--- flow/config.mk ---
export PLATFORM = sky130hd
export DESIGN_NAME = cpu
export DESIGN_NICKNAME = cpu
export VERILOG_FILES = /design/flow/design.v
export SDC_FILE = /design/flow/constraint.sdc
export NUM_CORES = 4
export LEC_CHECK = 0
export ABC_AREA = 1
export CAP_MARGIN = 35
export CORE_MARGIN = 2
export CORE_UTILIZATION = 70
export CTS_CLUSTER_SIZE = 17
export SLEW_MARGIN = 20
--- flow/constraint.sdc ---
create_clock -name core_clock -period 5.31 [get_ports {i_clk}]
set_input_delay 1.0620 -clock core_clock [delete_from_list [all_inputs] [get_ports {i_clk}]]
set_output_delay 1.0620 -clock core_clock [all_outputs]
set_load 0.01 [all_outputs]
--- flow/design.v ---
module cpu #(  
	parameter ADDR_W = 12,
	parameter INST_W = 32,
	parameter DATA_W = 11
)(
    input                   i_clk,
    input                   i_rst_n,
    input                   i_i_valid_inst,  
    input  [ INST_W-1 : 0 ] i_i_inst,        
    input                   i_d_valid_data,  
    input  [ DATA_W-1 : 0 ] i_d_data,        
    output                  o_i_valid_addr,  
    output [ ADDR_W-1 : 0 ] o_i_addr,        
    output [ DATA_W-1 : 0 ] o_d_w_data,      
    output [ ADDR_W-1 : 0 ] o_d_w_addr,      
    output [ ADDR_W-1 : 0 ] o_d_r_addr,      
    output                  o_d_MemRead,     
    output                  o_d_MemWrite,    
    output                  o_finish
);
localparam ALU_ADD = 3'd0, ALU_SUB = 3'd1, ALU_XOR = 3'd2, ALU_OR = 3'd3,
           ALU_AND = 3'd4, ALU_SLL = 3'd5, ALU_SRL = 3'd6;
integer i;
reg  [ADDR_W-1:0] pc_r;
reg               o_i_valid_addr_r;
reg               branch_r;           
reg               stall_r;            
reg  [INST_W-1:0] hold_inst_r;
reg               done_r, done2_r, o_finish_r;
reg               rd_write_id_r, mem_read_id_r, mem_write_id_r, alu_src_id_r;
reg  [2:0]        alu_ctr_r;
reg  [4:0]        rs1_id_r, rs2_id_r, rd_id_r;
reg  [DATA_W-1:0] rs1_value_r, rs2_value_r;
reg  [ADDR_W-1:0] imm_r;
reg               rd_write_ex_r, mem_read_ex_r;
reg  [4:0]        rd_ex_r;
reg  [DATA_W-1:0] alu_out_r;
reg  [ADDR_W-1:0] o_d_addr_r;
reg  [DATA_W-1:0] o_d_data_r;
reg               o_d_MemRead_r, o_d_MemWrite_r;
reg               rd_write_mem_r, mem_read_mem_r;
reg  [4:0]        rd_mem_r;
reg  [DATA_W-1:0] alu_out_mem_r;
reg  [DATA_W-1:0] reg_file_r [1:31];
assign o_i_valid_addr = o_i_valid_addr_r;
assign o_i_addr       = pc_r;
assign o_d_w_addr     = o_d_addr_r;
assign o_d_r_addr     = o_d_addr_r;
assign o_d_w_data     = o_d_data_r;
assign o_d_MemRead    = o_d_MemRead_r;
assign o_d_MemWrite   = o_d_MemWrite_r;
assign o_finish       = o_finish_r;
wire [DATA_W-1:0] write_back_data = mem_read_mem_r ? i_d_data : alu_out_mem_r;
wire [INST_W-1:0] inst     = stall_r ? hold_inst_r : i_i_inst;
wire              id_valid = (stall_r | (i_i_valid_inst & ~branch_r)) & ~done_r;
wire [6:0] opcode = inst[6:0];
wire [4:0] rd     = inst[11:7];
wire [2:0] func_3 = inst[14:12];
wire [4:0] rs1    = inst[19:15];
wire [4:0] rs2    = inst[24:20];
wire [6:0] func_7 = inst[31:25];
wire [ADDR_W-1:0] imm_i = inst[31:20];
wire [ADDR_W-1:0] imm_s = {inst[31:25], inst[11:7]};
wire [ADDR_W-1:0] bta   = {inst[7], inst[30:25], inst[11:8], 1'b0};
wire op_ld  = (opcode == 7'b0000011);
wire op_sd  = (opcode == 7'b0100011);
wire op_br  = (opcode == 7'b1100011) && (func_3[2:1] == 2'b00);
wire op_imm = (opcode == 7'b0010011) && (func_3 != 3'b010) && (func_3 != 3'b011);
wire op_r   = (opcode == 7'b0110011) &&
              ((func_7 == 7'b0100000) ||
               ((func_7 == 7'b0000000) && (func_3 != 3'b001) && (func_3 != 3'b010) &&
                (func_3 != 3'b011) && (func_3 != 3'b101)));
wire op_eof = &inst;
wire use_rs1 = op_ld | op_sd | op_br | op_imm | op_r;
wire use_rs2 = op_sd | op_br | op_r;
wire wr_rd   = (op_ld | op_imm | op_r) && (rd != 5'd0);
reg [2:0] alu_ctr_w;
always @(*) begin
    alu_ctr_w = ALU_ADD;
    if (op_r && func_7[5]) alu_ctr_w = ALU_SUB;
    else if (op_r || op_imm) begin
        case (func_3)
            3'b100:  alu_ctr_w = ALU_XOR;
            3'b110:  alu_ctr_w = ALU_OR;
            3'b111:  alu_ctr_w = ALU_AND;
            3'b001:  alu_ctr_w = ALU_SLL;
            3'b101:  alu_ctr_w = ALU_SRL;
            default: alu_ctr_w = ALU_ADD;
        endcase
    end
end
reg [DATA_W-1:0] rs1_value, rs2_value;
always @(*) begin
    if (rs1 == 5'd0)                               rs1_value = 0;
    else if (rd_write_ex_r && !mem_read_ex_r && rd_ex_r == rs1) rs1_value = alu_out_r;
    else if (rd_write_mem_r && rd_mem_r == rs1)    rs1_value = write_back_data;
    else                                           rs1_value = reg_file_r[rs1];
    if (rs2 == 5'd0)                               rs2_value = 0;
    else if (rd_write_ex_r && !mem_read_ex_r && rd_ex_r == rs2) rs2_value = alu_out_r;
    else if (rd_write_mem_r && rd_mem_r == rs2)    rs2_value = write_back_data;
    else                                           rs2_value = reg_file_r[rs2];
end
wire hit_id1  = use_rs1 && (rs1 != 5'd0) && (rs1 == rd_id_r);
wire hit_id2  = use_rs2 && (rs2 != 5'd0) && (rs2 == rd_id_r);
wire hit_ex1  = use_rs1 && (rs1 != 5'd0) && (rs1 == rd_ex_r);
wire hit_ex2  = use_rs2 && (rs2 != 5'd0) && (rs2 == rd_ex_r);
wire stall_w  = id_valid && (
                  (rd_write_id_r && mem_read_id_r && (hit_id1 || hit_id2)) ||       
                  (op_br && rd_write_id_r && (hit_id1 || hit_id2)) ||               
                  (op_br && rd_write_ex_r && mem_read_ex_r && (hit_ex1 || hit_ex2)));  
wire issue    = id_valid && !stall_w;
wire br_taken = issue && op_br && ((rs1_value == rs2_value) ^ func_3[0]);
wire [ADDR_W-1:0] id_pc = pc_r - 4;
reg [DATA_W-1:0] alu_in_1, alu_in_2;
always @(*) begin
    if (rd_write_ex_r && rd_ex_r == rs1_id_r)         alu_in_1 = alu_out_r;
    else if (rd_write_mem_r && rd_mem_r == rs1_id_r)  alu_in_1 = write_back_data;
    else                                              alu_in_1 = rs1_value_r;
    if (rd_write_ex_r && rd_ex_r == rs2_id_r)         alu_in_2 = alu_out_r;
    else if (rd_write_mem_r && rd_mem_r == rs2_id_r)  alu_in_2 = write_back_data;
    else                                              alu_in_2 = rs2_value_r;
end
wire [ADDR_W-1:0] opb  = alu_src_id_r ? imm_r : {alu_in_2[DATA_W-1], alu_in_2};
wire [ADDR_W-1:0] sum  = {alu_in_1[DATA_W-1], alu_in_1} + opb;
reg  [DATA_W-1:0] alu_out_w;
always @(*) begin
    case (alu_ctr_r)
        ALU_SUB: alu_out_w = alu_in_1 - alu_in_2;
        ALU_XOR: alu_out_w = alu_in_1 ^ opb[DATA_W-1:0];
        ALU_OR:  alu_out_w = alu_in_1 | opb[DATA_W-1:0];
        ALU_AND: alu_out_w = alu_in_1 & opb[DATA_W-1:0];
        ALU_SLL: alu_out_w = alu_in_1 << opb[4:0];
        ALU_SRL: alu_out_w = alu_in_1 >> opb[4:0];
        default: alu_out_w = sum[DATA_W-1:0];
    endcase
end
always @(posedge i_clk or negedge i_rst_n) begin
    if (~i_rst_n) begin
        pc_r             <= 0;
        o_i_valid_addr_r <= 0;
        branch_r         <= 0;
        stall_r          <= 0;
        hold_inst_r      <= 0;
        done_r           <= 0;
        done2_r          <= 0;
        o_finish_r       <= 0;
        rd_write_id_r    <= 0;
        mem_read_id_r    <= 0;
        mem_write_id_r   <= 0;
        alu_src_id_r     <= 0;
        alu_ctr_r        <= 0;
        rs1_id_r         <= 0;
        rs2_id_r         <= 0;
        rd_id_r          <= 0;
        rs1_value_r      <= 0;
        rs2_value_r      <= 0;
        imm_r            <= 0;
        rd_write_ex_r    <= 0;
        mem_read_ex_r    <= 0;
        rd_ex_r          <= 0;
        alu_out_r        <= 0;
        o_d_addr_r       <= 0;
        o_d_data_r       <= 0;
        o_d_MemRead_r    <= 0;
        o_d_MemWrite_r   <= 0;
        rd_write_mem_r   <= 0;
        mem_read_mem_r   <= 0;
        rd_mem_r         <= 0;
        alu_out_mem_r    <= 0;
        for (i = 1; i < 32; i = i + 1)
            reg_file_r[i] <= 0;
    end else begin
        o_i_valid_addr_r <= 1'b1;
        if (br_taken)
            pc_r <= id_pc + bta;
        else if (o_i_valid_addr_r && !stall_w)
            pc_r <= pc_r + 4;
        branch_r    <= br_taken;
        stall_r     <= stall_w;
        hold_inst_r <= inst;
        if (issue && op_eof) done_r <= 1'b1;
        done2_r    <= done_r;
        o_finish_r <= done2_r;
        rd_write_id_r  <= issue && wr_rd;
        mem_read_id_r  <= issue && op_ld;
        mem_write_id_r <= issue && op_sd;
        alu_src_id_r   <= !op_r;
        alu_ctr_r      <= alu_ctr_w;
        rs1_id_r       <= use_rs1 ? rs1 : 5'd0;
        rs2_id_r       <= use_rs2 ? rs2 : 5'd0;
        rd_id_r        <= wr_rd ? rd : 5'd0;
        rs1_value_r    <= rs1_value;
        rs2_value_r    <= rs2_value;
        imm_r          <= op_sd ? imm_s : imm_i;
        rd_write_ex_r  <= rd_write_id_r;
        mem_read_ex_r  <= mem_read_id_r;
        rd_ex_r        <= rd_id_r;
        alu_out_r      <= alu_out_w;
        o_d_addr_r     <= sum;
        o_d_data_r     <= alu_in_2;
        o_d_MemRead_r  <= mem_read_id_r;
        o_d_MemWrite_r <= mem_write_id_r;
        rd_write_mem_r <= rd_write_ex_r;
        mem_read_mem_r <= mem_read_ex_r;
        rd_mem_r       <= rd_ex_r;
        alu_out_mem_r  <= alu_out_r;
        if (rd_write_mem_r)
            reg_file_r[rd_mem_r] <= write_back_data;
    end
end
endmodule
--- flow/run.sh ---
#!/bin/bash
# the make line also repeats each setting of config.mk as NAME=value (left out here)
make -C /OpenROAD-flow-scripts/flow DESIGN_CONFIG=/design/flow/config.mk WORK_HOME=/design/flow/orfs CLKGATE_MAP_FILE= finish
==> results of run 1 <==
per-stage QoR:
stage / hold slack (ns) / std cells / worst slack [ns] / util (%) / cell area (um^2)
finish: 0.354 / 4926 / 0.391 / 79.7 / 33600
global route: 0.359 / 4926 / 0.0941 / 79.7 / 33600
CTS: 0.356 / 4919 / 0.338 / 79.4 / 33400
detailed placement: 0.345 / 4831 / 0.131 / 75.5 / 31800
global placement: 0.335 / 4825 / 0.141 / 75.3 / 31700
floorplan: 0.331 / 4299 / 1.27 / - / 30000
cell type report:
type	instances	area share, %
multi-input combinational	3301	46.0
timing repair buffer	238	6.80
tap	539	2.01
sequential	502	37.4
clock buffer	77	4.57
inverter	258	2.89
clock inverter	11	0.347
metal layers:
metal	GRT usage [%]	vias to the layer above
met3	15.4	595
met2	73.3	2394
met5	0	-
met1	60.5	14300
met4	34.9	0
li1	-	13900
repair_timing:
item	4_1_cts	5_1_grt
hold buffers	0	0
hold endpoints to repair	0	0
endpoints found under the setup margin	0	3
gates resized	0	2
==> notes.md, run 1 <==
In the per-layer breakdown of the detailed-route log, met1 shows 38.2 mm. The kind of cell adding the most delay to the critical path was simple AND/OR/NAND/NOR gates. Clock skew on the completed layout was measured at 0.0338 ns.

The measured slew at the worst slew-check pin works out to 1.01 ns. The tools report the cell-internal power as 6960 uW. The Yosys step of the flow raised 2 warnings. Looking at the group totals, the largest power group turns out to be sequential cells. For the via total after detailed routing, the log shows 31300.

The worst path buffer plus inverter count was 5. Flip-flop cell with the highest count after synthesis: sky130_fd_sc_hd__dfrtp_1. With the number of antenna violations at the first check in global routing at 0, the wire length on met2 is 46.6 mm. The logs give 9 for the number of search-and-repair iterations in the first detailed-routing pass and 3 for the maximum buffer depth of the clock tree.

The part of the power in combinational logic is 26.4%. Post-synthesis, Yosys gives the total cell area as 0.0300 mm^2. Per the layout area report, the combinational gate area comes to 0.0154 mm^2. The clock network power came out at 3650 uW.

In the Yosys stats the netlist draws on 53 distinct library cells. With the violation tally from detailed-route iteration zero at 5261, the horizontal die size is 211 um. The number of cells on the worst reg-to-reg path is 28. The flow reports that sequential cells draw 39.3% of the design power. The logs give a warning total of 45.

The global-route wire length before repair is 166 mm, and the tally of filler cells in the layout is 3035. From synthesis to final layout, the design area changed by 11.8%. Pins over their slew limit in the final report were tallied at 0. Per the CTS log, the maximum H-tree level is 2. The vertical die dimension is 211 um. The standard-cell row count is 75.

The routed layout reports a DRC error count of 0. The flow ran to the end and the layout has no timing, DRC or antenna violations. OpenSTA lists the critical path startpoint as stall_r. Sequential cells were found to cover 41.8% of the synthesized design area. The max-slew check reports its worst relative slack as 32.3%. The final layout contains 4456 nets. The number of enable flip-flop cells came out at 0.

Dividing the synthesized area by the synthesized cell count gives 6.98 um^2. The run gives 203 MHz as the maximum clock frequency. The run gives 0 for the residual overflow from global routing.

The share of Yosys cell area claimed by the top area cell type is 41.8%, and the met3 layer wire length in the routed design is 15.0 mm. The via count of the first global-routing pass is 29500. In the post-route report, total wirelength is listed as 109 mm.

The run gives 4299 for the gate count after technology mapping. The path class of the lowest-slack min-delay path was register to register. The clock buffer count from CTS was 52; the post-synthesis compound-gate area fraction was 11.0%. The floorplan step defined a die boundary enclosing 0.0446 mm^2. The tool flagged a number of max-cap violations equal to 0. The net count after synthesis is 4402.

The critical path launch point type was a register. Summing all multiplexer cells gives an area fraction of 0.200%. Per the synthesis report, the XOR/XNOR share of the synthesized area is 1.31%. The worst path needs 4.92 ns of the cycle, external delays included. Post-route period utilization is reported as 92.6%. The run gives 4180 uW for the sequential group power. The classification of the worst setup path was register to register. In this run the critical register-to-register path is captured at pc_r[9]. With the setup slack of the most critical reg-to-reg path at 0.39 ns, the buffer count from post-CTS setup fixing is 0. The data required time at the worst endpoint is 5.83 ns.

The critical path ends at pc_r[9]. TritonCTS built the clock tree. The clock-pin slew of the registers on the worst-case setup and hold paths came out at 0.06 ns. For the worst min-delay path, the startpoint reported by OpenROAD is mem_write_id_r. Of all flip-flops after synthesis, the portion carrying an async set or reset was 100%. Among all cell types in the netlist, the one instantiated most often is sky130_fd_sc_hd__nand2_1. The average wire per cell in the routed design was 22.1 um. The completed layout was analyzed and its total power is 10600 uW. Summed over all nets, the half-perimeter wirelength after detailed placement is 74.7 mm.

In the hold report, the worst path ends at o_d_MemWrite_r. For reference, full adder, half adder and majority cells occupy 2.41% of the area reported after synthesis. At the worst endpoint, the arrival time is 5.44 ns. The number of setup violations in the final report came out at 0. The number of sinks handled by clock tree synthesis was 502.

The core region area came out at 0.0421 mm^2. The routed design ends up with an antenna cell count of 0. The tree is rooted in a sky130_fd_sc_hd__clkbuf_16.

By area the synthesized netlist is led by sky130_fd_sc_hd__dfrtp_1 (42%), sky130_fd_sc_hd__nand2_1 (19%), sky130_fd_sc_hd__nand3_1 (7.7%), sky130_fd_sc_hd__o21ai_0 (7.5%), sky130_fd_sc_hd__nor2_1 (5.6%). Clock latency on the worst-skew pair, taken at its later pin, is 0.65 ns. Per the OpenROAD power report, switching power amounts to 3680 uW. The initial utilization of the core area, before any placement, comes to 71.2%.

Per the Yosys statistics, synthesis produced 4299 cells. Library cell contributing the largest single delay on the critical path: sky130_fd_sc_hd__nor2_1. Per the gpl log, the routability congestion estimate is 1.07. The run gives 0 ns as the final-layout setup total negative slack. The layout report lists the combined flip-flop and latch area as 0.0126 mm^2. The most numerous cell type found on the critical path is sky130_fd_sc_hd__nand2_1. The relative contribution of the clock network to total power came out at 34.3%. Hold-check failures listed in the final report amount to 0. Setup repair after global routing left no endpoint under its margin. The average via count per standard cell was 6.35. Summed over all cells, the static leakage comes to 0.0177 uW. According to the I/O placement log, the pin count is 98. Of all nets on the critical path, the largest fanout is 20. STA classifies the critical path endpoint as a register. The switching fraction of total power came out at 34.6%. Entering global routing, the biggest net connects 115 pins. Global routing used 49.0% of the available tracks. Hold-critical path depth: 0.

The startpoint identified for the worst register-to-register timing path is stall_r. The number of register bits inferred by synthesis is 502. Per the power-grid run, VDD falls by no more than 0.418 mV. The synthesis run identifies the leading combinational cell family as simple AND/OR/NAND/NOR gates. Combinational cells consume a total of 2810 uW. The synthesized design spends more area on one cell type than any other, namely sky130_fd_sc_hd__dfrtp_1. With the logic depth of the worst setup path including buffers at 28, the largest incremental delay on the critical path is 0.75 ns. The commonest cells after synthesis are sky130_fd_sc_hd__nand2_1 (1507), sky130_fd_sc_hd__dfrtp_1 (502), sky130_fd_sc_hd__nand3_1 (461).

With the port buffer count at 95, the power density of the placed cells is 317 mW/mm^2. The run gives 0 as the number of antenna-violating nets in the routed design. The run gives 36.0% for the basic-gate share of the synthesized area counting and, or, nand and nor cells. For the post-synthesis instance area, the log shows 0.0300 mm^2. The highest layer touched by signal routing is met4.
==> run 2, diff against run 1 <==
CORE_UTILIZATION = 72   (was 70)
CTS_CLUSTER_DIAMETER = 398   (was default)
==> run 2 against run 1 <==
  * Total power shrank 9.4%
  * First-iteration DRC count up 3.2%
  * Critical path depth increased by 1
  * Via count is 0.48% higher
  * Clock skew decreased by 0.015 ns
  * Sequential power is essentially flat
==> notes.md, run 2 <==
Total cells reported by yosys after synthesis: 4299 (unchanged). The tools report the maximum VDD drop as 0.420 mV (+0.30%). The tools report the final-layout setup total negative slack as 0 ns (unchanged). In the synthesized netlist, the cells that appear most often are sky130_fd_sc_hd__nand2_1 (1507), sky130_fd_sc_hd__dfrtp_1 (502), sky130_fd_sc_hd__nand3_1 (461). The tools report the endpoint of the worst hold path as o_finish_r. The run gives 5.76 ns (-0.07 ns) as the data required time at the worst endpoint. The run finished with no timing, DRC or antenna violations.

The share of Yosys cell area claimed by the top area cell type works out to 41.8% (unchanged). Setup repair after global routing left no endpoint under its margin. For the worst reg-to-reg path, the startpoint reported by OpenROAD is stall_r. Floorplan utilization: 73.2% (+1.9 points). Looking at the critical path, the single cell with the biggest stage delay is sky130_fd_sc_hd__nor2_1.

Post-detailed-route DRC marker count: 0 (unchanged). The run gives 0 (unchanged) for the residual overflow from global routing. With the combinational group power at 2860 uW (+2%), the maximum buffer depth of the clock tree is 3 (unchanged). The tools report the relative contribution of the clock network to total power as 27.0% (-7.3 points). All-layer global routing usage: 50.7% (+1.6 points). The overall routed net length is 110 mm (+1.4%), and the clock insertion delay at the later pin of the skew report is 0.58 ns (-0.07 ns). The horizontal die size is 208 um (-1.4%), and the post-synthesis cell type count is 53 (unchanged).

The main area contributors are sky130_fd_sc_hd__dfrtp_1 (42%), sky130_fd_sc_hd__nand2_1 (19%), sky130_fd_sc_hd__nand3_1 (7.7%), sky130_fd_sc_hd__o21ai_0 (7.5%), sky130_fd_sc_hd__nor2_1 (5.6%). With the number of setup violations in the final report at 0 (unchanged), the number of cells in the finished layout apart from fillers is 4871 (-1.1%). Relative to the synthesized area, the layout overhead comes to 9.04%. The via total after detailed routing was 31400 (+0.48%); the maximum clock frequency was 199 MHz (-2.3%).

The deepest level of the CTS H-tree was 2 (unchanged). Post-synthesis compound-gate area fraction: 11.0% (unchanged). The tally of filler cells in the layout came out at 2902 (-4.4%).

The tools report the via count of the first global-routing pass as 29800 (+1.0%). Standard-cell row count: 74 (-1.3%). The synthesized design spends more area on one cell type than any other, namely sky130_fd_sc_hd__dfrtp_1. The tools report the yosys-reported design area after synthesis as 0.0300 mm^2 (unchanged). The number of antenna-violating nets in the routed design is 0 (unchanged), and the number of enable flip-flop cells is 0 (unchanged).

The vertical die dimension was 208 um (-1.4%). The cell count after placement was 4827 (-0.083%); the final core utilization was 79.8% (+0.14 points). The average via count per standard cell works out to 6.45 (+1.6%). Number of search-and-repair iterations in the first detailed-routing pass: 10 (+1). The average wire per cell in the routed design was 22.6 um (+2.5%). The leading cell type by number of instances after synthesis was sky130_fd_sc_hd__nand2_1.

The kind of cell with the highest combined delay along the critical path is simple AND/OR/NAND/NOR gates. The worst setup path is captured at a register. Grouping non-sequential cells by family puts the most area in simple AND/OR/NAND/NOR gates. The cell-internal power is 6150 uW (-12%). For reference, the most critical setup path is categorized as register to register.

The run gives 0.997 ns (-0.0170 ns) for the measured slew at the worst slew-check pin. The worst relative slew slack was 33.4% (+1.0 points). Number of antenna violations at the first check in global routing: 2 (+2). The gate count after technology mapping came out at 4299 (unchanged). STA classifies the critical path startpoint as a register. The count of warning messages emitted by the tools is 47 (+4.4%), and the global placer's final weighted congestion is 1.12 (+4.1%). Pin count of the biggest net entering global routing: 130 (+13%). The run gives 0.0433 mm^2 (-2.7%) for the total die size.

For the clock buffer count from CTS, the log shows 35 (-33%). The basic-gate share of the synthesized area counting and, or, nand and nor cells works out to 36.0% (unchanged). With the sequential fraction of design power at 43.3% (+4.0 points), the power dissipated by switching net loads is 3490 uW (-5.3%). The biggest fanout along the worst timing path is 22 (+10%). The logs give 4402 (unchanged) for the synthesized net count and 5430 (+3.2%) for the violation tally from detailed-route iteration zero. Part of the power in combinational logic: 29.7% (+3.3 points). Final worst clock skew: 0.0184 ns (-0.0153 ns).

The power density of the placed cells was 295 mW/mm^2 (-7.1%). The clock-pin slew of the registers on the worst-case setup and hold paths was 0.08 ns (+0.02 ns). In this run the worst hold path is classified as register to register. The final cycle utilization of the critical path works out to 94.9% (+2.2 points). The area fraction in mux cells was 0.200% (unchanged); the logic depth of the worst setup path including buffers was 29 (+3.6%). The run gives 0.0173 uW (-2.2%) as the standby leakage power. The number of warnings printed during yosys synthesis came out at 2 (unchanged). Looking at the reg2reg group, the worst path ends at pc_r[7]. The clock network power came out at 2600 uW (-29%). Adder-cell area share of the yosys netlist: 2.41% (unchanged). Endpoint arrival time on the critical path: 5.49 ns (+0.05 ns).

OpenSTA lists the critical path endpoint as pc_r[7]. Global-route wire length before repair: 168 mm (+1.5%). For the post-synthesis instance area, the log shows 0.0300 mm^2 (unchanged). With the depth of the worst register-to-register path at 29 (+3.6%), the worst path buffer plus inverter count is 6 (+1). With the port buffer count at 95 (unchanged), the final layout net count is 4440 (-0.36%). The run gives 98 (unchanged) for the number of placed I/O pins. The run gives 4180 uW (about the same) as the sequential group power. The critical path starts at stall_r.

The most used cell along the critical path is sky130_fd_sc_hd__nand2_1. The largest incremental delay on the critical path works out to 0.61 ns (-0.14 ns). TritonCTS built the clock tree. The run gives 76.6 mm (+2.5%) for the detailed-placement wirelength estimate.

Final hold violation count: 0 (unchanged). The post-synthesis xor/xnor area fraction was 1.31% (unchanged). For the setup slack of the most critical reg-to-reg path, the log shows 0.27 ns (-0.12 ns). The run gives 0.0317 mm^2 (-0.24%) as the post-place instance area.

The hold-critical path depth came out at 0 (unchanged). The flip-flop cell with the highest count after synthesis is sky130_fd_sc_hd__dfrtp_1. The number of register bits inferred by synthesis is 502 (unchanged).

The run gives 6.98 um^2 (unchanged) for the mean post-synth cell area. The dominant power group in this design is sequential cells. The area of all placed cells without fillers was 0.0327 mm^2 (-2.5%); the total of max-cap violations was 0 (unchanged). The run gives 0 (unchanged) for the number of buffers added to fix hold violations after cts. The run gives 0 (unchanged) as the number of pins exceeding their max-slew limit in the final report. The sequential-to-total area share from yosys stat was 41.8% (unchanged). The run gives 5.04 ns (+0.118 ns) for the time the worst path needs with I/O delays and setup. The post-synthesis async set-or-reset flop share is 100% (unchanged), and the number of sinks handled by clock tree synthesis is 502 (unchanged). Switching fraction of total power: 36.2% (+1.6 points). CTS placed an instance of sky130_fd_sc_hd__clkbuf_16 at the clock tree root. Per the hold report, the tightest min-delay path originates at done2_r. The run gives 0.0410 mm^2 (-2.7%) as the core region area.
-- run 2: layer usage --
layer,wire length (um),global-route usage [%],up-vias
met5,46,0.779,-
met4,9880,37.4,2
met3,15800,16.1,607
met2,46800,75.7,2642
met1,37600,62.0,14300
li1,-,-,13900
-- run 2: final cells by class --
class,count,area [um^2],area share [%]
flip-flops and latches,502,12600,38.4
multi-input cells,3301,15400,47.1
clock buffers,37,926,2.83
diodes,1,2.50,0.00765
repair buffers,239,2180,6.66
clock inverters,1,8.76,0.0268
well taps,532,666,2.03
inverters,258,968,2.96
-- run 2: repair_timing --
action	CTS	global route
resized	0	2
buffers inserted	0	0
setup endpoints to repair	0	1
-- run 2: metrics by stage --
stage | setup WS (ns) | hold slack (ns) | power [uW]
CTS | 0.483 | 0.348 | 9480
detailed placement | 0.0967 | 0.343 | 6930
finish | 0.273 | 0.352 | 9640
global placement | 0.226 | 0.334 | 6860
global route | 0.00312 | 0.355 | 9920
floorplan | 1.27 | 0.331 | 5750
==> run 3, diff against run 2 <==
ABC_AREA = 0   (was 1)
CAP_MARGIN = 20   (was 35)
CELL_PAD_IN_SITES_GLOBAL_PLACEMENT = 0   (was default)
CORE_UTILIZATION = 65   (was 72)
CTS_CLUSTER_DIAMETER = 186   (was 398)
CTS_CLUSTER_SIZE = default   (was 17)
GPL_ROUTABILITY_DRIVEN = 0   (was default)
GPL_TIMING_DRIVEN = 1   (was default)
MAX_ROUTING_LAYER = met4   (was default)
PLACE_DENSITY = 0.58   (was default)
SETUP_SLACK_MARGIN = 1.09   (was default)
clock period = 4.42 ns   (was 5.31 ns; I/O delays follow)
==> run 3 against run 2 <==
  * The run now fails in global routing (5_1_grt)
  * Synthesized cell count down 25%
  * Area after synthesis down 4.6%
  * Die area up 5.6%
==> notes.md, run 3 <==
The number of enable flip-flop cells was 0 (unchanged); the post-synthesis async set-or-reset flop share was 100% (unchanged). The maximum buffer depth of the clock tree was 3 (unchanged). The root buffer cell chosen for the clock tree is sky130_fd_sc_hd__clkbuf_16.

The run gives 8.93 um^2 (+28%) for the mean post-synth cell area. The cell type with the largest total area after synthesis is sky130_fd_sc_hd__dfrtp_1. The logs give 0.0337 mm^2 (+6.3%) for the post-place instance area and 2 (unchanged) for the number of warnings printed during yosys synthesis. The global routing report lists combined usage of all routing layers as 75.1%. With the clock buffer count from CTS at 52 (+49%), the yosys-reported design area after synthesis is 0.0286 mm^2 (-4.6%).

Sorting the synthesized cells by area gives the leading types as sky130_fd_sc_hd__dfrtp_1 (44%), sky130_fd_sc_hd__a21oi_1 (5.0%), sky130_fd_sc_hd__nand2_1 (4.4%), sky130_fd_sc_hd__nor2_1 (4.4%), sky130_fd_sc_hd__o21ai_0 (4.3%). The most used flip-flop cell after synthesis is sky130_fd_sc_hd__dfrtp_1. The commonest cells after synthesis are sky130_fd_sc_hd__dfrtp_1 (502), sky130_fd_sc_hd__nand2_1 (335), sky130_fd_sc_hd__nor2_1 (333). The run gives 0.0458 mm^2 (+5.6%) for the total die size. The horizontal die size is 214 um (+2.7%).

The port buffer count was 95 (unchanged); the number of buffers added to fix hold violations after cts was 0 (unchanged). For the post-synthesis cell type count, the log shows 105 (+98%). The number of placed I/O pins came out at 98 (unchanged). The tools report the floorplan utilization as 66.2% (-7.0 points). Yosys shows that the main logic family after synthesis is AND-OR/OR-AND gates.

The first error in the log reads "[ERROR GRT-0232] Routing congestion too high. Check the congestion heatmap in the GUI". The flow did not finish. The synthesis stats list as the most numerous cell sky130_fd_sc_hd__dfrtp_1.

The post-synthesis compound-gate area fraction works out to 24.1% (+13 points). The basic-gate share of the synthesized area counting and, or, nand and nor cells works out to 16.9% (-19 points). Detailed-placement wirelength estimate: 90.5 mm (+18%).

For the total cells reported by yosys after synthesis, the log shows 3206 (-25%). For the residual overflow from global routing, the log shows 8. The run gives 0.0433 mm^2 (+5.5%) for the core region area.

The last stage the flow got to is global routing (5_1_grt). With the deepest level of the CTS H-tree at 2 (unchanged), the standard-cell row count is 76 (+2.7%). The gate count after technology mapping is 3206 (-25%), and the post-synthesis instance area is 0.0286 mm^2 (-4.6%).

The number of sinks handled by clock tree synthesis was 502 (unchanged); the adder-cell area share of the yosys netlist was 2.53% (+0.12 points). Vertical die dimension: 214 um (+2.7%). The run gives 3309 (-25%) as the synthesized net count. With the number of register bits inferred by synthesis at 502 (unchanged), the area fraction in mux cells is 4.06% (+3.9 points).

The post-synthesis xor/xnor area fraction is 2.99% (+1.7 points). The share of Yosys cell area claimed by the top area cell type works out to 43.9% (+2.0 points). The tools report the sequential-to-total area share from yosys stat as 43.9% (+2.0 points).
-- run 3: repair_timing --
| item | CTS |
|---|---|
| endpoints found under the setup margin | 46 |
| pin swaps | 100 |
| gates cloned | 6 |
| gates resized | 219 |
| setup buffers | 83 |
-- run 3: metal layers --
layer	GRT overflow	GRT usage (%)
met4	5	64.3
met2	1	88.2
met3	2	61.0
met5	-	-
met1	0	77.4
-- run 3: metrics by stage --
stage | power (uW) | utilization (%) | setup slack [ns] | cells | hold slack [ns]
floorplan | 7260 | - | 0.274 | 3206 | 0.331
global placement | 8920 | 77.9 | -1.34 | 4138 | 0.339
detailed placement | 9040 | 77.9 | -1.35 | 4140 | 0.336
CTS | 14200 | 86.0 | -0.0571 | 4327 | 0.362
==> run 4, diff against run 3 <==
CORE_UTILIZATION = 58   (was 65)
PLACE_DENSITY = 0.51   (was 0.58)
SETUP_SLACK_MARGIN = default   (was 1.09)
clock period = 4.77 ns   (was 4.42 ns; I/O delays follow)
==> run 4 against run 3 <==
  * Now fails the layout checks on setup timing
  * Synthesized cell count unchanged
  * Die area increased by 12%
  * Area after synthesis did not move
==> notes.md, run 4 <==
Of the total power, the clock network draws 33.7%. Looking at the hold checks, the worst path lands on o_finish_r. The run gives 3693 as the final layout net count.

The run gives 24.1% (unchanged) for the post-synthesis compound-gate area fraction. The sequential cell area is 0.0126 mm^2, and the total die size is 0.0512 mm^2 (+12%). The run gives 4309 for the number of cells in the finished layout apart from fillers. Of all cell types, the one taking the most synthesized area is sky130_fd_sc_hd__dfrtp_1. The critical path crosses 18 cells after its start point.

The number of register bits inferred by synthesis came out at 502 (unchanged). Via count of the first global-routing pass: 28800. The tools report the total cells reported by yosys after synthesis as 3206 (unchanged). The logs give 0 (unchanged) for the number of buffers added to fix hold violations after cts and 5.65 ns for the endpoint arrival time on the critical path. Hold timing on the final database bottoms out at a slack of 0.355 ns. The biggest fanout along the worst timing path is 11, and the setup slack of the most critical reg-to-reg path is -0.13 ns. The slew check shows that the tightest pin keeps a relative margin of 18.2%.

The standard-cell row count is 81 (+6.6%). The commonest register cell is sky130_fd_sc_hd__dfrtp_1. Per report_power, the Sequential row totals 4760 uW. The share of Yosys cell area claimed by the top area cell type was 43.9% (unchanged); the post-synthesis cell type count was 105 (unchanged).

Per the final report, max-transition violations number 0. Net switching is 33.9% of the power. The run gives 52.4% for the all-layer global routing usage. In the CTS report, the clock slew at the register clock pins of the worst setup and hold paths is listed as 0.06 ns.

Power spread over the standard cell area amounts to 360 mW/mm^2. Endpoints failing hold in the final report were tallied at 0. The kind of cell adding the most delay to the critical path was simple AND/OR/NAND/NOR gates.

Counting I/O delays and the setup requirement, the final critical path takes 5.09 ns. For the residual overflow from global routing, the log shows 0. Power comes to 12900 uW. With the combinational gate area at 0.0149 mm^2, the combinational group power is 3770 uW. Number of antenna-violating nets in the routed design: 0. The largest incremental delay on the critical path works out to 0.61 ns.

Between the synthesized netlist and the finished layout, the area growth was recorded as 25.0%. The logs give 4360 uW for the power dissipated by switching net loads and 0.66 ns for the clock insertion delay at the later pin of the skew report. The startpoint of the worst hold path was done2_r. The library cell contributing the largest single delay on the critical path is sky130_fd_sc_hd__nor4_1.

The count of warning messages emitted by the tools is 44, and the average via count per standard cell is 7.15. TritonCTS built the clock tree. Path class of the lowest-slack min-delay path: register to register. With the maximum clock frequency at 196 MHz, the yosys-reported design area after synthesis is 0.0286 mm^2 (unchanged). Among the stages of the critical path, the cell type that occurs most often is sky130_fd_sc_hd__buf_4. The worst hold path was traced through 0 stages. The critical path launch point type was an input pin.

Looking at the clock tree report, the root buffer type is sky130_fd_sc_hd__clkbuf_16. The number of placed I/O pins is 98 (unchanged), and the via total after detailed routing is 30800. The post-synthesis async set-or-reset flop share is 100% (unchanged), and the worst path buffer plus inverter count is 5.

The run gives 2.99% (unchanged) for the post-synthesis xor/xnor area fraction. Looking at the reg2reg group, the worst path ends at pc_r[11]. The logs give 0.0488 mm^2 (+13%) for the core region area and -0.826 ns (+0.527 ns) for the post-placement worst setup slack. The number of warnings printed during yosys synthesis is 2 (unchanged), and the deepest level of the CTS H-tree is 2 (unchanged). Depth of the worst register-to-register path: 16. The post-synthesis instance area was 0.0286 mm^2 (unchanged).

The gate count after technology mapping was 3206 (unchanged). The logs give 3309 (unchanged) for the synthesized net count and 91.8 mm (+1.4%) for the detailed-placement wirelength estimate. After layout, the setup clock skew is reported as 0.0452 ns.

The tools report the number of search-and-repair iterations in the first detailed-routing pass as 28. The detailed router finished its first iteration with 6793 violations. Looking at the reg2reg group, the worst path starts from stall_r.

The average wire per cell in the routed design was 30.2 um. Port buffer count: 95 (unchanged). The flow reports power dissipated in the clock network as 4340 uW.

The maximum buffer depth of the clock tree came out at 3 (unchanged). Yosys instantiated no cell more often than sky130_fd_sc_hd__dfrtp_1. The classification of the worst setup path was input pin to register. The horizontal die size was 226 um (+5.8%). The commonest cells after synthesis are sky130_fd_sc_hd__dfrtp_1 (502), sky130_fd_sc_hd__nand2_1 (335), sky130_fd_sc_hd__nor2_1 (333).

The total of max-cap violations is 0. After filler insertion, the fill cell instance count of the layout stands at 3765. The run gives 29.3% as the part of the power in combinational logic.

The routed design has 130 mm of wire. The number of sinks handled by clock tree synthesis was 502 (unchanged). The worst setup path is captured at a register.

According to the timing report, the critical path is captured at pc_r[11]. The share of total power dissipated in sequential elements is 36.9%. In this run the critical path is formed by clkdlybuf4s50_1 > buf_4 > buf_4 > nor4bb_2 > or2_1 > buf_12 > a32o_1 > a221o_1 > nor4_1 > and3_2 > o32ai_2 > xnor2_1 > nand3_2 > nor3_4 > buf_6 > mux2_2 > or3_1 > nand4_1. The measured slew at the worst slew-check pin came out at 1.23 ns.

Summed over all cells, the static leakage comes to 0.0153 uW. With the basic-gate share of the synthesized area counting and, or, nand and nor cells at 16.9% (unchanged), the sequential-to-total area share from yosys stat is 43.9% (unchanged). Number of setup violations in the final report: 12. The mean post-synth cell area works out to 8.93 um^2 (unchanged).

Entering global routing, the biggest net connects 113 pins. The clock buffer count from CTS was 53 (+1.9%); the data required time at the worst endpoint was 5.33 ns. The analysis reports a worst IR drop on VDD of 0.428 mV. The floorplan utilization came out at 58.6% (-7.6 points). Of the combinational cells, the family taking the most area is AND-OR/OR-AND gates. For this run, design rule violations remaining after detail routing come to 0.

The run gives 4.06% (unchanged) for the area fraction in mux cells. The cell count after placement was 4193 (+1.3%). Failing layout checks were recorded as setup timing.

In the post-synthesis netlist, the biggest area contributors are sky130_fd_sc_hd__dfrtp_1 (44%), sky130_fd_sc_hd__a21oi_1 (5.0%), sky130_fd_sc_hd__nand2_1 (4.4%), sky130_fd_sc_hd__nor2_1 (4.4%), sky130_fd_sc_hd__o21ai_0 (4.3%). The first global-routing pass estimated 188 mm of wire. The run finished, with violations left. The vertical die dimension is 226 um (+5.8%), and the cell-internal power is 8510 uW.

The adder-cell area share of the yosys netlist came out at 2.53% (unchanged). The run gives -0.322 ns for the setup slack of the critical path after layout. The biggest slice of the total power is consumed by sequential cells.

The run gives 0 (unchanged) for the number of enable flip-flop cells. The origin of the worst setup path was i_i_inst[18]. For the number of antenna violations at the first check in global routing, the log shows 10. The final critical path takes up 107% of the cycle.
==> run 4: through the flow <==
stage	instance area [um^2]	utilization [%]	TNS (ns)
floorplan	28600	-	0
global placement	33600	68.9	-8.85
detailed placement	33600	68.9	-9.38
CTS	35400	72.5	0
global route	35800	73.3	-1.02
finish	35800	73.3	-2.33
==> run 4: cell type report <==
| class | count | share of cell area (%) |
|---|---|---|
| Antenna cell | 15 | 0.105 |
| Multi-Input combinational cell | 2336 | 41.7 |
| Timing Repair Buffer | 578 | 14.5 |
| Clock buffer | 70 | 4.20 |
| Clock inverter | 25 | 0.790 |
| Tap cell | 664 | 2.32 |
| Sequential cell | 502 | 35.1 |
| Inverter | 119 | 1.25 |
==> run 4: routing by layer <==
layer  GRT usage (%)  routed length (um)  part of all wire, %
met2            66.9               49300                   38
met4            29.9               11600                  8.9
met1            65.8               46500                   36
met3            26.8               22800                   17
met5               -                   0                    0
==> run 4: what timing repair did <==
item	4_1_cts	5_1_grt
endpoints found under the setup margin	12	17
setup buffers	0	6
resized	5	64
pin swaps	0	17
==> run 5, diff against run 4 <==
ABC_AREA = default   (was 0)
CELL_PAD_IN_SITES_GLOBAL_PLACEMENT = default   (was 0)
CORE_UTILIZATION = 66   (was 58)
CTS_CLUSTER_DIAMETER = default   (was 186)
GPL_ROUTABILITY_DRIVEN = default   (was 0)
GPL_TIMING_DRIVEN = default   (was 1)
MAX_ROUTING_LAYER = default   (was met4)
PLACE_DENSITY = default   (was 0.51)
SETUP_SLACK_MARGIN = 1.22   (was default)
clock period = 4.87 ns   (was 4.77 ns; I/O delays follow)
==> run 5 against run 4 <==
  * The flow now stops in global routing (5_1_grt)
  * Synthesized cell count did not move
  * Die area fell by 12%
  * Area after synthesis did not move
==> notes.md, run 5 <==
The flow did not finish. The run ended at global routing (5_1_grt). The tool reported: "[ERROR GRT-0232] Routing congestion too high. Check the congestion heatmap in the GUI". With the sequential-to-total area share from yosys stat at 43.9% (unchanged), the floorplan utilization is 66.6% (+8.0 points).

The mean post-synth cell area was 8.93 um^2 (unchanged); the port buffer count was 95 (unchanged). The number of warnings printed during yosys synthesis is 2 (unchanged). Of all cell types, the one taking the most synthesized area is sky130_fd_sc_hd__dfrtp_1.

In this run the clock root is driven by a sky130_fd_sc_hd__clkbuf_16. For the total die size, the log shows 0.0451 mm^2 (-12%). The synthesis run shows the most used standard cells to be sky130_fd_sc_hd__dfrtp_1 (502), sky130_fd_sc_hd__nand2_1 (335), sky130_fd_sc_hd__nor2_1 (333). For the residual overflow from global routing, the log shows 31. The area fraction in mux cells was 4.06% (unchanged); the all-layer global routing usage was 77.7%.

The maximum buffer depth of the clock tree is 3 (unchanged), and the number of placed I/O pins is 98 (unchanged). The run gives 0.0286 mm^2 (unchanged) as the post-synthesis instance area. The basic-gate share of the synthesized area counting and, or, nand and nor cells is 16.9% (unchanged), and the standard-cell row count is 76 (-6.2%).

The post-synthesis xor/xnor area fraction was 2.99% (unchanged). The clock buffer count from CTS was 52 (-1.9%); the post-synthesis cell type count was 105 (unchanged). The core region area is 0.0430 mm^2 (-12%), and the vertical die dimension is 212 um (-6.1%). Yosys-reported design area after synthesis: 0.0286 mm^2 (unchanged). The tools report the synthesized net count as 3309 (unchanged).

The number of sinks handled by clock tree synthesis was 502 (unchanged); the number of enable flip-flop cells was 0 (unchanged). The main area contributors are sky130_fd_sc_hd__dfrtp_1 (44%), sky130_fd_sc_hd__a21oi_1 (5.0%), sky130_fd_sc_hd__nand2_1 (4.4%), sky130_fd_sc_hd__nor2_1 (4.4%), sky130_fd_sc_hd__o21ai_0 (4.3%). Of the combinational cells, the family taking the most area is AND-OR/OR-AND gates. Number of register bits inferred by synthesis: 502 (unchanged). The run gives 91.7 mm (about the same) for the detailed-placement wirelength estimate. The leading cell type by number of instances after synthesis was sky130_fd_sc_hd__dfrtp_1. The global placer's final weighted congestion came out at 1.24. Flip-flop cell with the highest count after synthesis: sky130_fd_sc_hd__dfrtp_1. Post-synthesis async set-or-reset flop share: 100% (unchanged). The run gives 3206 (unchanged) for the gate count after technology mapping.

The horizontal die size is 212 um (-6.1%), and the cell count after placement is 4083 (-2.6%). The run gives 2 (unchanged) as the deepest level of the CTS H-tree. The post-synthesis compound-gate area fraction works out to 24.1% (unchanged). The adder-cell area share of the yosys netlist came out at 2.53% (unchanged). The share of Yosys cell area claimed by the top area cell type came out at 43.9% (unchanged). The total cells reported by yosys after synthesis came out at 3206 (unchanged).
## run 5: metal layers
layer / overflow / track usage, %
met1: 2 / 80.0
met2: 14 / 90.3
met5: 0 / 41.2
met3: 2 / 66.9
met4: 13 / 71.2
## run 5: repair_timing
| action | CTS |
|---|---|
| pin swaps | 67 |
| setup buffers | 53 |
| gates resized | 139 |
| endpoints found under the setup margin | 39 |
| hold buffers | 0 |
| cloned | 1 |
## run 5: per-stage QoR
stage	cell area, um^2	util, %	hold slack, ns	total power, uW	setup slack (ns)
after CTS	36200	84.1	0.362	12600	0.363
after global placement	33300	77.6	0.339	8030	-0.762
after floorplan	28900	-	0.331	6590	0.634
after detailed placement	33300	77.6	0.337	8160	-0.760
==> run 6, diff against run 5 <==
ABC_AREA = 1   (was default)
CORE_ASPECT_RATIO = 0.5   (was default)
CORE_UTILIZATION = 72   (was 66)
CTS_CLUSTER_DIAMETER = 197   (was default)
CTS_CLUSTER_SIZE = 99   (was default)
PLACE_DENSITY = 0.37   (was default)
SETUP_SLACK_MARGIN = 1.03   (was 1.22)
clock period = 4.41 ns   (was 4.87 ns; I/O delays follow)
==> run 6 against run 5 <==
  * The flow again stops in global routing (5_1_grt)
  * Area after synthesis grew 4.8%
  * Die area down 3.6%
  * Synthesized cell count is 34% higher
==> notes.md, run 6 <==
The mean post-synth cell area was 6.98 um^2 (-22%); the number of enable flip-flop cells was 0 (unchanged). The tools report the clock buffer count from CTS as 9 (-83%). For the standard-cell row count, the log shows 52 (-32%).

The number of buffers added to fix hold violations after cts was 0 (unchanged). The tool reported: "[ERROR GRT-0232] Routing congestion too high. Check the congestion heatmap in the GUI". The post-synthesis compound-gate area fraction works out to 11.0% (-13 points). The run gives 41.8% (-2.0 points) as the sequential-to-total area share from yosys stat. The port buffer count is 95 (unchanged), and the basic-gate share of the synthesized area counting and, or, nand and nor cells is 36.0% (+19 points).

The area fraction in mux cells came out at 0.200% (-3.9 points). Summed over all instances, the cell type with the most area after synthesis is sky130_fd_sc_hd__dfrtp_1. The tools report the last stage the flow got to as global routing (5_1_grt). The run gives 73.6% (+7.0 points) as the floorplan utilization. The core region area was 0.0408 mm^2 (-5.1%). The number of placed I/O pins was 98 (unchanged); the gate count after technology mapping was 4299 (+34%).

The detailed-placement wirelength estimate was 78.6 mm (-14%). The most used flip-flop cell after synthesis is sky130_fd_sc_hd__dfrtp_1. Looking at the clock tree report, the root buffer type is sky130_fd_sc_hd__clkbuf_16. With the number of sinks handled by clock tree synthesis at 502 (unchanged), the post-synthesis cell type count is 53 (-50%). The tools report the total die size as 0.0434 mm^2 (-3.6%). The number of register bits inferred by synthesis works out to 502 (unchanged). The vertical die dimension works out to 148 um (-30%).

The run stopped with a tool error. In the post-synthesis netlist, the biggest area contributors are sky130_fd_sc_hd__dfrtp_1 (42%), sky130_fd_sc_hd__nand2_1 (19%), sky130_fd_sc_hd__nand3_1 (7.7%), sky130_fd_sc_hd__o21ai_0 (7.5%), sky130_fd_sc_hd__nor2_1 (5.6%). For this run the aggregate overflow at the end of global routing stands at 331. The synthesis stats list as the most numerous cell sky130_fd_sc_hd__nand2_1. Synthesized net count: 4402 (+33%). With the post-synthesis instance area at 0.0300 mm^2 (+4.8%), the number of warnings printed during yosys synthesis is 2 (unchanged). The global placer's final weighted congestion is 1.17 (-5.3%). The post-synthesis async set-or-reset flop share was 100% (unchanged); the total cells reported by yosys after synthesis was 4299 (+34%). The yosys-reported design area after synthesis was 0.0300 mm^2 (+4.8%); the maximum buffer depth of the clock tree was 3 (unchanged). With the deepest level of the CTS H-tree at 1 (-1), the post-synthesis xor/xnor area fraction is 1.31% (-1.7 points). The share of Yosys cell area claimed by the top area cell type is 41.8% (-2.0 points), and the adder-cell area share of the yosys netlist is 2.41% (-0.12 points). The horizontal die size came out at 293 um (+38%).

Of the combinational cells, the family taking the most area is simple AND/OR/NAND/NOR gates. The run gives 86.3% as the all-layer global routing usage. The synthesis run shows the most used standard cells to be sky130_fd_sc_hd__nand2_1 (1507), sky130_fd_sc_hd__dfrtp_1 (502), sky130_fd_sc_hd__nand3_1 (461).
[run 6: layer usage]
metal / track usage (%) / GRT overflow
met4: 84.7 / 116
met1: 86.2 / 19
met2: 96.7 / 149
met5: 57.8 / 10
met3: 78.1 / 37
[run 6: through the flow]
step                hold slack [ns]  area, um^2  TNS [ns]  std cells  setup slack, ns
CTS                           0.288       36100         0       5085            0.657
detailed placement            0.342       33300     -2.95       4960           -0.293
global placement              0.346       33300     -2.25       4960           -0.225
floorplan                     0.331       30200         0       4299            0.864
[run 6: repair_timing]
action	4_1_cts
cloned	13
resized	398
pin swaps	159
endpoints found under the setup margin	28
setup buffers	101
==> run 7, diff against run 6 <==
ABC_AREA = default   (was 1)
CORE_ASPECT_RATIO = default   (was 0.5)
CTS_CLUSTER_DIAMETER = default   (was 197)
CTS_CLUSTER_SIZE = 10   (was 99)
HOLD_SLACK_MARGIN = 0.27   (was default)
PLACE_DENSITY = 0.86   (was 0.37)
SETUP_SLACK_MARGIN = 1.11   (was 1.03)
TNS_END_PERCENT = 10   (was default)
clock period = 3.71 ns   (was 4.41 ns; I/O delays follow)
==> run 7 against run 6 <==
  * The flow again stops in global routing (5_1_grt)
  * Die area down 4.7%
  * Synthesized cell count down 25%
  * Area after synthesis down 4.6%
==> notes.md, run 7 <==
The commonest cells after synthesis are sky130_fd_sc_hd__dfrtp_1 (502), sky130_fd_sc_hd__nand2_1 (335), sky130_fd_sc_hd__nor2_1 (333). The run gives 3206 (-25%) as the gate count after technology mapping. The run gives 0.0343 mm^2 (+2.9%) for the post-place instance area. For the post-synthesis instance area, the log shows 0.0286 mm^2 (-4.6%). The post-placement worst setup slack was -1.60 ns (-1.31 ns).

Summed over all routing layers, the global router reports a total usage of 94.8%. The total cells reported by yosys after synthesis is 3206 (-25%), and the horizontal die size is 203 um (-31%). Global routing finished with a remaining overflow of 1571. The run stopped with a tool error. The area fraction in mux cells works out to 4.06% (+3.9 points). The post-synthesis compound-gate area fraction works out to 24.1% (+13 points).

The number of sinks handled by clock tree synthesis was 502 (unchanged); the number of placed I/O pins was 98 (unchanged). The tools report the number of warnings printed during yosys synthesis as 2 (unchanged). The cell chosen for the clock root was sky130_fd_sc_hd__clkbuf_16. Of the combinational cells, the family taking the most area is AND-OR/OR-AND gates. With the adder-cell area share of the yosys netlist at 2.53% (+0.12 points), the basic-gate share of the synthesized area counting and, or, nand and nor cells is 16.9% (-19 points).

Per the synthesis report, the dominant area consumer among library cells is sky130_fd_sc_hd__dfrtp_1. The core region area came out at 0.0395 mm^2 (-3.3%). The mean post-synth cell area is 8.93 um^2 (+28%), and the port buffer count is 95 (unchanged). The leading cell type by number of instances after synthesis was sky130_fd_sc_hd__dfrtp_1.

The flow stopped in global routing (5_1_grt). The post-synthesis cell type count came out at 105 (+98%). The number of register bits inferred by synthesis was 502 (unchanged); the post-synthesis xor/xnor area fraction was 2.99% (+1.7 points).

With the vertical die dimension at 203 um (+37%), the yosys-reported design area after synthesis is 0.0286 mm^2 (-4.6%). The number of enable flip-flop cells is 0 (unchanged), and the cell count after placement is 4176 (-16%). With the standard-cell row count at 73 (+40%), the synthesized net count is 3309 (-25%). The deepest level of the CTS H-tree was 2 (+1); the share of Yosys cell area claimed by the top area cell type was 43.9% (+2.0 points). The flip-flop cell with the highest count after synthesis is sky130_fd_sc_hd__dfrtp_1. The clock buffer count from CTS was 58 (+49).

The logs give 43.9% (+2.0 points) for the sequential-to-total area share from yosys stat and 72.6% (-1.0 points) for the floorplan utilization. The run gives 3 (unchanged) for the maximum buffer depth of the clock tree. Sorting the synthesized cells by area gives the leading types as sky130_fd_sc_hd__dfrtp_1 (44%), sky130_fd_sc_hd__a21oi_1 (5.0%), sky130_fd_sc_hd__nand2_1 (4.4%), sky130_fd_sc_hd__nor2_1 (4.4%), sky130_fd_sc_hd__o21ai_0 (4.3%). The global placer's final weighted congestion came out at 1.40 (+20%).

The run gives 94.1 mm (+20%) for the detailed-placement wirelength estimate. The run gives 0.0414 mm^2 (-4.7%) as the total die size. The first error in the log reads "[ERROR GRT-0116] Global routing finished with congestion. Check the congestion regions in the DRC Viewer". The post-synthesis async set-or-reset flop share was 100% (unchanged).
## run 7: what timing repair did
action	CTS
setup buffers	23
resized	262
hold buffers	1
setup endpoints to repair	108
hold endpoints to repair	42
pin swaps	92
## run 7: per-layer routing
| layer | global-route usage [%] | GRT overflow |
|---|---|---|
| met1 | 92.0 | 160 |
| met2 | 106 | 792 |
| met3 | 85.1 | 173 |
| met4 | 98.6 | 423 |
| met5 | 68.8 | 23 |
## run 7: through the flow
| stage | power [uW] | TNS [ns] | utilization (%) |
|---|---|---|---|
| CTS | 16600 | -11.65 | 94.4 |
| global placement | 10800 | -20.25 | 86.9 |
| detailed placement | 11000 | -24.61 | 86.9 |
| floorplan | 8630 | -3.51 | - |
==> run 8, diff against run 7 <==
ABC_AREA = 0   (was default)
CELL_PAD_IN_SITES_GLOBAL_PLACEMENT = 0   (was default)
CORE_UTILIZATION = 66   (was 72)
CTS_CLUSTER_DIAMETER = 186   (was default)
CTS_CLUSTER_SIZE = default   (was 10)
GPL_ROUTABILITY_DRIVEN = 0   (was default)
GPL_TIMING_DRIVEN = 1   (was default)
HOLD_SLACK_MARGIN = default   (was 0.27)
MAX_ROUTING_LAYER = met4   (was default)
PLACE_DENSITY = default   (was 0.86)
SETUP_SLACK_MARGIN = 1.09   (was 1.11)
TNS_END_PERCENT = default   (was 10)
clock period = 4.42 ns   (was 3.71 ns; I/O delays follow)
==> run 8 against run 7 <==
  * Area after synthesis unchanged
  * Synthesized cell count unchanged
  * Die area increased by 8.9%
  * The run again fails in global routing (5_1_grt)
==> notes.md, run 8 <==
The run stopped with a tool error. The tools report the last stage the flow got to as global routing (5_1_grt). The tool reported: "[ERROR GRT-0232] Routing congestion too high. Check the congestion heatmap in the GUI". The port buffer count is 95 (unchanged), and the share of Yosys cell area claimed by the top area cell type is 43.9% (unchanged). The clock buffer count from CTS is 52 (-10%), and the post-synthesis cell type count is 105 (unchanged). The run gives 2 (unchanged) for the number of warnings printed during yosys synthesis. The global route stage reports its total congestion overflow as 271. Cell count after placement: 4159 (-0.41%). The post-synthesis instance area was 0.0286 mm^2 (unchanged). Ranked by instance count, the synthesized netlist is headed by sky130_fd_sc_hd__dfrtp_1 (502), sky130_fd_sc_hd__nand2_1 (335), sky130_fd_sc_hd__nor2_1 (333).

With the mean post-synth cell area at 8.93 um^2 (unchanged), the yosys-reported design area after synthesis is 0.0286 mm^2 (unchanged). The run gives 16.9% (unchanged) for the basic-gate share of the synthesized area counting and, or, nand and nor cells. The flip-flop cell with the highest count after synthesis was sky130_fd_sc_hd__dfrtp_1. The standard-cell row count was 76 (+4.1%); the post-synthesis xor/xnor area fraction was 2.99% (unchanged). The sequential-to-total area share from yosys stat is 43.9% (unchanged). The all-layer global routing usage was 85.5%. The core region area is 0.0430 mm^2 (+8.9%), and the number of buffers added to fix hold violations after cts is 0 (-1).

The post-synthesis async set-or-reset flop share works out to 100% (unchanged). The cell type with the largest total area after synthesis is sky130_fd_sc_hd__dfrtp_1. The number of placed I/O pins was 98 (unchanged); the deepest level of the CTS H-tree was 2 (unchanged). The adder-cell area share of the yosys netlist was 2.53% (unchanged). The synthesis run identifies the leading combinational cell family as AND-OR/OR-AND gates.

The number of sinks handled by clock tree synthesis is 502 (unchanged), and the total cells reported by yosys after synthesis is 3206 (unchanged). Synthesized net count: 3309 (unchanged). With the area fraction in mux cells at 4.06% (unchanged), the gate count after technology mapping is 3206 (unchanged). The leading cell type by number of instances after synthesis was sky130_fd_sc_hd__dfrtp_1. The post-synthesis compound-gate area fraction came out at 24.1% (unchanged). Cell chosen for the clock root: sky130_fd_sc_hd__clkbuf_16. The logs give -1.02 ns (+0.579 ns) for the post-placement worst setup slack and 3 (unchanged) for the maximum buffer depth of the clock tree.

The floorplan utilization is 66.6% (-5.9 points). The horizontal die size was 212 um (+4.4%); the number of enable flip-flop cells was 0 (unchanged). The total die size is 0.0451 mm^2 (+8.9%), and the number of register bits inferred by synthesis is 502 (unchanged). Ranked by total cell area, the synthesized netlist is headed by sky130_fd_sc_hd__dfrtp_1 (44%), sky130_fd_sc_hd__a21oi_1 (5.0%), sky130_fd_sc_hd__nand2_1 (4.4%), sky130_fd_sc_hd__nor2_1 (4.4%), sky130_fd_sc_hd__o21ai_0 (4.3%).

Detailed-placement wirelength estimate: 90.7 mm (-3.6%). The run gives 212 um (+4.4%) for the vertical die dimension.
run 8: repair_timing:
item                                    CTS
resized                                 221
hold endpoints to repair                  0
pin swaps                                82
setup buffers                            67
cloned                                   10
endpoints found under the setup margin   45
run 8: metal layers:
layer  GRT overflow  track usage (%)
met5              -                -
met4             97             78.0
met3             27             74.3
met2            121             95.8
met1             26             87.1
run 8: stage by stage:
| step | hold WS (ns) | power [uW] | instance area [um^2] | util (%) |
|---|---|---|---|---|
| CTS | 0.360 | 14200 | 37400 | 87.1 |
| global placement | 0.335 | 8910 | 33800 | 78.7 |
| floorplan | 0.331 | 7260 | 28900 | - |
| detailed placement | 0.340 | 9040 | 33800 | 78.7 |
==> run 9, diff against run 8 <==
ABC_AREA = 1   (was 0)
CORE_UTILIZATION = 58   (was 66)
PLACE_DENSITY = 0.52   (was default)
==> run 9 against run 8 <==
  * Now clean on timing, DRC and antenna
  * Area after synthesis up 4.8%
  * Die area grew 19%
  * Synthesized cell count up 34%
==> notes.md, run 9 <==
The flow ran to the end and the layout has no timing, DRC or antenna violations. The number of sinks handled by clock tree synthesis was 502 (unchanged). Setup violations remaining at the end of the flow were counted as 0.

Yosys reports that the most numerous cell types are sky130_fd_sc_hd__nand2_1 (1507), sky130_fd_sc_hd__dfrtp_1 (502), sky130_fd_sc_hd__nand3_1 (461). The final hold violation count recorded for this run is 0. The run gives 79.5 mm (-12%) for the detailed-placement wirelength estimate.

According to the report, the first pass of detailed routing completed in 8 iterations. The number of enable flip-flop cells came out at 0 (unchanged). With the measured slew at the worst slew-check pin at 1.08 ns, the area fraction in mux cells is 0.200% (-3.9 points). The number of register bits inferred by synthesis was 502 (unchanged).

For this block, the initial DRC count from the detailed router was 4325. Yosys attributes the largest share of cell area to sky130_fd_sc_hd__dfrtp_1 (42%), sky130_fd_sc_hd__nand2_1 (19%), sky130_fd_sc_hd__nand3_1 (7.7%), sky130_fd_sc_hd__o21ai_0 (7.5%), sky130_fd_sc_hd__nor2_1 (5.6%). The deepest level of the CTS H-tree is 2 (unchanged), and the average wire per cell in the routed design is 21.6 um. The post-synthesis xor/xnor area fraction is 1.31% (-1.7 points). The tools report the origin of the worst setup path as stall_r. The run gives 9.85% as the global-route met3 utilization. In this design, the stage delay of the slowest critical-path cell is 0.43 ns.

In this run the register-to-register setup slack is 0.62 ns. Basic-gate share of the synthesized area counting and, or, nand and nor cells: 36.0% (+19 points). The switching fraction of total power works out to 34.8%. Entering global routing, the biggest net connects 102 pins. The run gives 54.7% as the global routing usage on met1. According to the timing report, the arrival time at the worst endpoint equals 4.34 ns. The capture point of the critical path was reported as pc_r[5]. Part of the power in combinational logic: 29.6%.

STA reports the tightest min-delay check as being of type input pin to asynchronous set/reset pin. The timing report attributes the biggest portion of critical-path delay to simple AND/OR/NAND/NOR gates. The port buffer count works out to 95 (unchanged).

The post-synthesis async set-or-reset flop share is 100% (unchanged), and the number of warnings printed during yosys synthesis is 2 (unchanged). The tools report the standard-cell row count as 83 (+9.2%). Setup repair after global routing could not meet its margin everywhere. The tools report the post-synthesis instance area as 0.0300 mm^2 (+4.8%).

The relative contribution of the clock network to total power is 35.0%, and the data required time at the worst endpoint is 4.96 ns. The critical path's slowest stage uses the library cell sky130_fd_sc_hd__dfrtp_2. Post-synthesis cell type count: 53 (-50%). The vertical die dimension came out at 231 um (+9.0%). For this run, the total global-route usage over all layers was measured as 44.2%. The run gives 4402 (+33%) for the synthesized net count.

For this run, the detailed router reports a per-instance via density of 5.95. The run gives 0.0358 ns as the final worst clock skew. The destination of the worst register-to-register timing path was pc_r[5]. After clock tree synthesis, the clock-pin slew on the worst setup and hold paths is 0.06 ns. The met2 capacity usage during global routing came out at 66.8%. The run gives 0 as the total of max-cap violations. The share of Yosys cell area claimed by the top area cell type is 41.8% (-2.0 points), and the via count of the first global-routing pass is 29800.

The run gives 4299 (+34%) for the total cells reported by yosys after synthesis. The global-route wire length before repair was 175 mm. The biggest area contributor in the post-synthesis netlist is sky130_fd_sc_hd__dfrtp_1. The run gives 57 (+9.6%) for the clock buffer count from CTS. For reference, the most critical setup path is categorized as register to register.

The report puts the cell count of the worst reg-to-reg path at 29. The worst path uses 85.9% of the clock period. With the maximum clock frequency at 263 MHz, the time the worst path needs with I/O delays and setup is 3.80 ns. The cell count after placement came out at 5209 (+25%). The tools report the number of antenna-violating nets in the routed design as 0. Grouping non-sequential cells by family puts the most area in simple AND/OR/NAND/NOR gates.

The power dissipated by switching net loads is 4930 uW. The run gives 0 as the number of antenna violations at the first check in global routing. The slew check shows that the tightest pin keeps a relative margin of 27.9%.

The maximum buffer depth of the clock tree was 3 (unchanged); the standby leakage power was 0.0202 uW. Power attributed to combinational cells is 4200 uW. The post-synthesis compound-gate area fraction came out at 11.0% (-13 points).

The tree is rooted in a sky130_fd_sc_hd__clkbuf_16. The startpoint identified for the worst register-to-register timing path is stall_r. The global router reports that the layer with the highest usage is met2. The worst setup path is launched from a register. With the overall routed net length at 117 mm, the count of warning messages emitted by the tools is 46. The logs give 5442 for the number of cells in the finished layout apart from fillers and 9250 uW for the cell-internal power.

Clock network power for this build is 4960 uW. The run gives 231 um (+9.0%) for the horizontal die size. The total design power was 14200 uW; the total die size was 0.0536 mm^2 (+19%).

The tools report the final layout net count as 4820. With the sequential fraction of design power at 35.4%, the clock insertion delay at the later pin of the skew report is 0.66 ns. The run gives 0 for the total inserted antenna cells. The run gives 0 for the post-detailed-route DRC marker count. The logs give 0.0512 mm^2 (+19%) for the core region area and 0.0300 mm^2 (+4.8%) for the yosys-reported design area after synthesis.

The adder-cell area share of the yosys netlist works out to 2.41% (-0.12 points). The worst setup path is captured at a register. The tools report the gate count after technology mapping as 4299 (+34%). The global route stage reports its total congestion overflow as 0. The run gives 32400 for the via total after detailed routing. Maximum VDD drop: 0.439 mV.

With the worst path buffer plus inverter count at 7, the number of placed I/O pins is 98 (unchanged). Of all power groups, the one with the highest power is sequential cells. In the final report, the number of pins over their slew limit comes to 0.

The flip-flop cell with the highest count after synthesis is sky130_fd_sc_hd__dfrtp_1. TritonCTS built the clock tree. In this run the layout overhead on the synthesized area is reported as 30.6%.

With the tally of filler cells in the layout at 3812, the floorplan utilization is 58.6% (-8.0 points). Walking the critical path from launch to capture passes 29 cell instances. The mean post-synth cell area is 6.98 um^2 (-22%). Looking at the gate-level netlist, the highest instance count belongs to sky130_fd_sc_hd__nand2_1. The cell that appears most often on the critical path is sky130_fd_sc_hd__nand2_1. The power report lists the sequential group at 5020 uW.

The run gives 41.8% (-2.0 points) for the sequential-to-total area share from yosys stat. With the biggest fanout along the worst timing path at 8, the power density of the placed cells is 362 mW/mm^2. The logs give 76.6% for the final core utilization and 0 ns for the final-layout setup total negative slack.
[run 9: what timing repair did]
action                     4_1_cts  5_1_grt
gates cloned                    10        1
setup buffers                   65       53
pin swaps                       70      109
setup endpoints to repair       23       30
hold buffers                     0        0
gates resized                  276      271
[run 9: cell type report]
| class | instances | area [um^2] | share of cell area (%) |
|---|---|---|---|
| clock inverter | 27 | 294 | 0.750 |
| multi-input combinational | 3301 | 17100 | 43.5 |
| clock buffer | 77 | 1620 | 4.14 |
| inverter | 258 | 1000 | 2.55 |
| sequential | 502 | 12600 | 32.1 |
| timing repair buffer | 596 | 5790 | 14.8 |
| timing repair inverter | 1 | 6.26 | 0.0160 |
| tap | 680 | 851 | 2.17 |
[run 9: per-stage QoR]
stage               cell area [um^2]  hold slack (ns)  worst slack [ns]
global placement               34200            0.334            -0.585
global route                   39200            0.366             0.427
finish                         39200            0.302             0.624
CTS                            37800            0.337             0.761
floorplan                      30200            0.331             0.874
detailed placement             34200            0.337            -0.536
[run 9: layer usage]
metal	up-vias	wire (um)
met4	0	8890
met2	2111	52500
met1	15100	43200
met3	535	12800
li1	14700	-
met5	-	0
No activity file was given, so power comes from the tool's default toggle rates.
